==> flow/design.v <==
module URP_PCIE_CRC32_GEN
#(
    parameter   DATA_WIDTH              = 224,
    parameter   CRC_WIDTH               = 32
)
(
    input   wire    [DATA_WIDTH-1:0]    data_i,
    output  logic   [CRC_WIDTH-1:0]     checksum_o
);
    logic           [DATA_WIDTH-1:0]    dividend;
    logic           [CRC_WIDTH-1:0]     crc_temp;
    always_comb begin
        dividend                            = data_i;
        crc_temp                            = 32'h00000000;
        for (int unsigned i = 0; i < DATA_WIDTH; i = i + 1) begin
            if (crc_temp[CRC_WIDTH-1] != dividend[DATA_WIDTH-1]) begin
                crc_temp                        = (crc_temp << 1) ^ 32'h814141AB;
            end 
            else begin
                crc_temp                        = crc_temp << 1;
            end
            dividend                            = dividend << 1;
        end
    end
    assign  checksum_o                  = crc_temp;   
endmodule
module URP_PCIE_RX_DATA_LINK_LAYER (
    input   logic                   clk,
    input   logic                   rst_n,
    input   logic   [267:0]         tlp_data_i,  
    input   logic                   tlp_data_valid_i,  
    output  logic                   tlp_data_ready_o,  
    output  logic   [31:0]          dllp_o,  
    output  logic                   dllp_valid_o,  
    input   logic                   dllp_read_i,  
    output  logic   [223:0]         tlp_data_o,  
    output  logic                   tlp_data_valid_o,  
    input   logic                   tlp_data_ready_i  
);
    logic [31:0]                lcrc_computed;       
    logic [31:0]                lcrc_received;       
    logic                       lcrc_valid;          
    logic [11:0]                sequence_number;     
    logic [11:0]                sequence_expected;   
    logic                       nak_scheduled_flag; 
    logic                       ack_scheduled_flag;
    logic [31:0]                dllp_data_gen;       
    logic lcrc_valid_o;
    logic [267:0] tlp_data_with_crc;
    logic [235:0] tlp_data_no_crc;
    logic [223:0] tlp_data_reg;
    logic valid;
    URP_PCIE_CRC32_GEN #(
        .DATA_WIDTH(236),   
        .CRC_WIDTH(32)      
    ) lcrc_gen (
        .data_i(tlp_data_i[267:32]),  
        .checksum_o(lcrc_computed)                     
    );
    always_comb begin
        lcrc_valid = 1'b1;
        lcrc_received = tlp_data_i[31:0];   
        if (lcrc_computed == lcrc_received) begin
            lcrc_valid = 1'b1;  
        end else begin
            lcrc_valid = 1'b0;
        end
    end
    always_ff @(posedge clk or negedge rst_n) begin
        if (!rst_n) begin
            sequence_expected <= 12'b0;   
            ack_scheduled_flag <= 1'b0;  
            nak_scheduled_flag <= 1'b0;  
            tlp_data_reg <= 223'b0;
            valid <= 1'b0;
            sequence_number <= 12'b0;
        end else if ( tlp_data_valid_i == lcrc_valid ) begin
            sequence_number = tlp_data_i[267:256];  
            if (sequence_number > sequence_expected) begin
                nak_scheduled_flag <= 1'b1;   
                ack_scheduled_flag <= 1'b0;   
                valid <= 1'b0;
            end else if (sequence_number < sequence_expected) begin
                nak_scheduled_flag <= 1'b0;   
                ack_scheduled_flag <= 1'b1;   
                valid <= 1'b1;
            end else if(sequence_number == sequence_expected) begin  
                tlp_data_reg <= tlp_data_i[255:32];
                valid <= 1'b1;
                sequence_expected <= sequence_expected + 1;  
            end
        end
    end
    always_ff @(posedge clk or negedge rst_n) begin
        if (!rst_n) begin
            dllp_data_gen <= 32'd0;
            dllp_valid_o <= 1'b0;
        end else if (tlp_data_valid_i && lcrc_valid) begin
            if (ack_scheduled_flag) begin  
                dllp_data_gen <= {20'b0,sequence_expected-1};  
                dllp_valid_o <= 1'b1;  
            end else if (nak_scheduled_flag) begin  
                dllp_data_gen <= {3'b0, 1'b1, 16'b0, sequence_expected};  
                dllp_valid_o <= 1'b1;  
            end else begin  
                dllp_valid_o <= 1'b0;  
            end
        end
    end
    assign tlp_data_o = tlp_data_reg;   
    assign tlp_data_valid_o = tlp_data_valid_i && lcrc_valid && valid;  
    assign tlp_data_ready_o = tlp_data_ready_i;  
    assign dllp_o = dllp_data_gen;
endmodule
make LEC_CHECK=0 ABC_AREA=1 CAP_MARGIN=20 CELL_PAD_IN_SITES_DETAIL_PLACEMENT=1 CORE_MARGIN=3 CORE_UTILIZATION=53 CTS_CLUSTER_SIZE=47 HOLD_SLACK_MARGIN=0.3 MIN_ROUTING_LAYER=met2 PLACE_DENSITY_LB_ADDON=0.02 SLEW_MARGIN=10 TNS_END_PERCENT=95 finish   # period 29.0 ns
run.sh (not shown) runs the stock make flow with config.mk's settings and CLKGATE_MAP_FILE=.
The starting point died in 3_5_place_dp, error DPL-0033.
Change:
CELL_PAD_IN_SITES_DETAIL_PLACEMENT = 2   (was 1)
CELL_PAD_IN_SITES_GLOBAL_PLACEMENT = 3   (was unset)
CORE_MARGIN = 10   (was 3)
CORE_UTILIZATION = 22   (was 53)
CTS_CLUSTER_SIZE = 14   (was 47)
GPL_ROUTABILITY_DRIVEN = 1   (was unset)
GPL_TIMING_DRIVEN = 1   (was unset)
HOLD_SLACK_MARGIN = unset   (was 0.3)
MAX_ROUTING_LAYER = met4   (was unset)
PLACE_DENSITY_LB_ADDON = 0.01   (was 0.02)
SLEW_MARGIN = 20   (was 10)
TNS_END_PERCENT = unset   (was 95)
After rerunning:
- This time the run produced a layout that fails on setup timing
- area after synthesis does not change
- die size went up to 2.5 times its value
- synthesized cell count stays the same
Change:
CELL_PAD_IN_SITES_DETAIL_PLACEMENT = unset   (was 2)
CELL_PAD_IN_SITES_GLOBAL_PLACEMENT = unset   (was 3)
CORE_MARGIN = 2   (was 10)
CORE_UTILIZATION = 72   (was 22)
CTS_CLUSTER_DIAMETER = 398   (was unset)
CTS_CLUSTER_SIZE = 45   (was 14)
GPL_ROUTABILITY_DRIVEN = unset   (was 1)
GPL_TIMING_DRIVEN = unset   (was 1)
MIN_ROUTING_LAYER = unset   (was met2)
PLACE_DENSITY = 0.36   (was unset)
PLACE_DENSITY_LB_ADDON = unset   (was 0.01)
SLEW_MARGIN = 40   (was 20)
What happened:
- The changed run stopped in 3_5_place_dp
- synthesized cell count does not change
- synthesized area does not change
- die size came out lower by 71%
Change:
ABC_AREA = unset   (was 1)
CORE_UTILIZATION = 58   (was 72)
CTS_CLUSTER_DIAMETER = unset   (was 398)
CTS_CLUSTER_SIZE = unset   (was 45)
MAX_ROUTING_LAYER = unset   (was met4)
PLACE_DENSITY = unset   (was 0.36)
SLEW_MARGIN = 20   (was 40)
clock period = 15.9 ns   (was 29.0 ns; I/O delays follow)
=> The new run failed in 5_1_grt. Area after synthesis is higher by 0.71%. Synthesized cell count goes down by about 32%. Die size climbs by about 25%.

* * *

== amber ==
// URP_PCIE_RX_DATA_LINK_LAYER: RTL as listed in full above, without the edits since
clock: 33.7 ns
lec_check: 0
abc_area: 1
cap_margin: 20
core_margin: 2
core_utilization: 72
cts_cluster_diameter: 197
cts_cluster_size: 99
slew_margin: 20
tns_end_percent: 25
Status(amber) = ERROR, stage = 3_5_place_dp
diff inputs: amber => indigo
--- a/flow/config.mk
+++ b/flow/config.mk
@@ -7,9 +7,6 @@
 export LEC_CHECK = 0
-export ABC_AREA = 1
 export CAP_MARGIN = 20
 export CORE_MARGIN = 2
-export CORE_UTILIZATION = 72
-export CTS_CLUSTER_DIAMETER = 197
-export CTS_CLUSTER_SIZE = 99
+export CORE_UTILIZATION = 46
+export SETUP_SLACK_MARGIN = 4.25
 export SLEW_MARGIN = 20
-export TNS_END_PERCENT = 25
==> flow/constraint.sdc <==
create_clock -name core_clock -period 15.9 [get_ports {clk}]
set_input_delay 3.1800 -clock core_clock [delete_from_list [all_inputs] [get_ports {clk}]]
set_output_delay 3.1800 -clock core_clock [all_outputs]
set_load 0.01 [all_outputs]
Results
indigo finished all stages; layout check result: FAIL, due to setup timing. Looking only at chip area from the yosys synthesis statistics, and setting everything else aside, the higher value of amber and indigo goes to indigo. On AND-OR/OR-AND share of the synthesized area, the lower figure sits with indigo, not amber. Min distinct cell type count of the synthesized netlist across amber and indigo: indigo. The area after synthesis of indigo was inferior to that of amber.
Edits applied to the flow inputs when going from indigo to sierra:
--- a/flow/config.mk
+++ b/flow/config.mk
@@ -7,6 +7,7 @@
 export LEC_CHECK = 0
-export CAP_MARGIN = 20
+export CAP_MARGIN = 15
 export CORE_MARGIN = 2
-export CORE_UTILIZATION = 46
-export SETUP_SLACK_MARGIN = 4.25
+export CORE_UTILIZATION = 72
+export CTS_CLUSTER_SIZE = 60
+export MAX_ROUTING_LAYER = met4
 export SLEW_MARGIN = 20
==> flow/constraint.sdc <==
create_clock -name core_clock -period 27.9 [get_ports {clk}]
set_input_delay 5.5800 -clock core_clock [delete_from_list [all_inputs] [get_ports {clk}]]
set_output_delay 5.5800 -clock core_clock [all_outputs]
set_load 0.01 [all_outputs]
Notes after the runs:
Seen in the log of sierra: GRT-0232 during 5_1_grt, after which the run never completed.
From sierra to indigo, number of library cell types mapped by synthesis did not move at all.
Taking indigo as 1.0, sierra lands at 0.927 on post-detailed-placement half-perimeter wirelength.
Summary of sierra over indigo: synthesized cell count ~0 delta; buffers inserted during post-CTS setup optimization down 194; cell resize tally after clock tree synthesis fell by 67%.
Lower post-placement worst setup slack was reported by indigo, not sierra.
sierra: starting utilization of the core area is 27 points higher than what indigo reported.
From sierra to indigo, post-synthesis net count did not move at all.
| weighted congestion reported at the end of routability-driven placement | sierra vs indigo | about 9% higher |
Die area (lower): sierra
Setup changes, sierra to pepper
--- a/flow/config.mk
+++ b/flow/config.mk
@@ -7,7 +7,5 @@
 export LEC_CHECK = 0
-export CAP_MARGIN = 15
+export CAP_MARGIN = 20
 export CORE_MARGIN = 2
-export CORE_UTILIZATION = 72
-export CTS_CLUSTER_SIZE = 60
-export MAX_ROUTING_LAYER = met4
+export CORE_UTILIZATION = 40
 export SLEW_MARGIN = 20
==> flow/constraint.sdc <==
create_clock -name core_clock -period 28.6 [get_ports {clk}]
set_input_delay 5.7200 -clock core_clock [delete_from_list [all_inputs] [get_ports {clk}]]
set_output_delay 5.7200 -clock core_clock [all_outputs]
set_load 0.01 [all_outputs]
## What came out
- pepper closes out successfully: all stages finished, all timing, DRC and antenna checks passed.
- The half-perimeter wire length after detailed placement was comparable across sierra and pepper.
- Between pepper and sierra, it is pepper whose number of resized instances in the post-cts repair step is lower, by 105.
- For area of the placeable core, dividing the value from pepper by the value from sierra gives 1.8.
- Fraction of the core area occupied by cells at floorplan down 32 points in pepper wrt sierra
- Compared with sierra, pepper shows number of buffers inserted during clock tree synthesis higher by about 7%.
- Height of the die went up by more than a quarter going from sierra to pepper.
### pepper -> onyx
--- a/flow/config.mk
+++ b/flow/config.mk
@@ -9,3 +9,3 @@
 export CORE_MARGIN = 2
-export CORE_UTILIZATION = 40
+export CORE_UTILIZATION = 58
 export SLEW_MARGIN = 20
==> flow/constraint.sdc <==
create_clock -name core_clock -period 20.3 [get_ports {clk}]
set_input_delay 4.0600 -clock core_clock [delete_from_list [all_inputs] [get_ports {clk}]]
set_output_delay 4.0600 -clock core_clock [all_outputs]
set_load 0.01 [all_outputs]
- Out of pepper and onyx, the only run to close with the timing, DRC and antenna checks passing was pepper.
- onyx finished all stages; layout check result: FAIL, due to setup timing.
- Against pepper, critical path depth in onyx fell by a few percent.
- Summary: with pepper as the reference, half-perimeter wire length after placement in onyx moved up slightly.
- Summary of onyx over pepper: sequential share of layout area decreased by 1.3 points relative to the old numbers.
--- input diff onyx..nickel ---
--- a/flow/config.mk
+++ b/flow/config.mk
@@ -10,2 +10,4 @@
 export CORE_UTILIZATION = 58
+export CTS_CLUSTER_SIZE = 35
+export SETUP_SLACK_MARGIN = 4.55
 export SLEW_MARGIN = 20
==> flow/constraint.sdc <==
create_clock -name core_clock -period 15.9 [get_ports {clk}]
set_input_delay 3.1800 -clock core_clock [delete_from_list [all_inputs] [get_ports {clk}]]
set_output_delay 3.1800 -clock core_clock [all_outputs]
set_load 0.01 [all_outputs]
[summary]
nickel did not finish: a tool error stopped it during 5_1_grt.
Relative to onyx, the final HPWL from detailed placement of nickel is higher by 6.0%.
Re count of mapped cells out of synthesis: no difference whatsoever between nickel and onyx.
Changes observed in nickel relative to onyx: final estimated routing congestion in global placement went up by 0.39%; synthesized area stayed essentially flat.
The cell area reported after detailed placement number comes out higher for nickel vs onyx.
Re post-synthesis xor/xnor area fraction: no difference whatsoever between onyx and nickel.
Post-CTS setup-driven buffer insertion count in nickel is 252 higher than in onyx
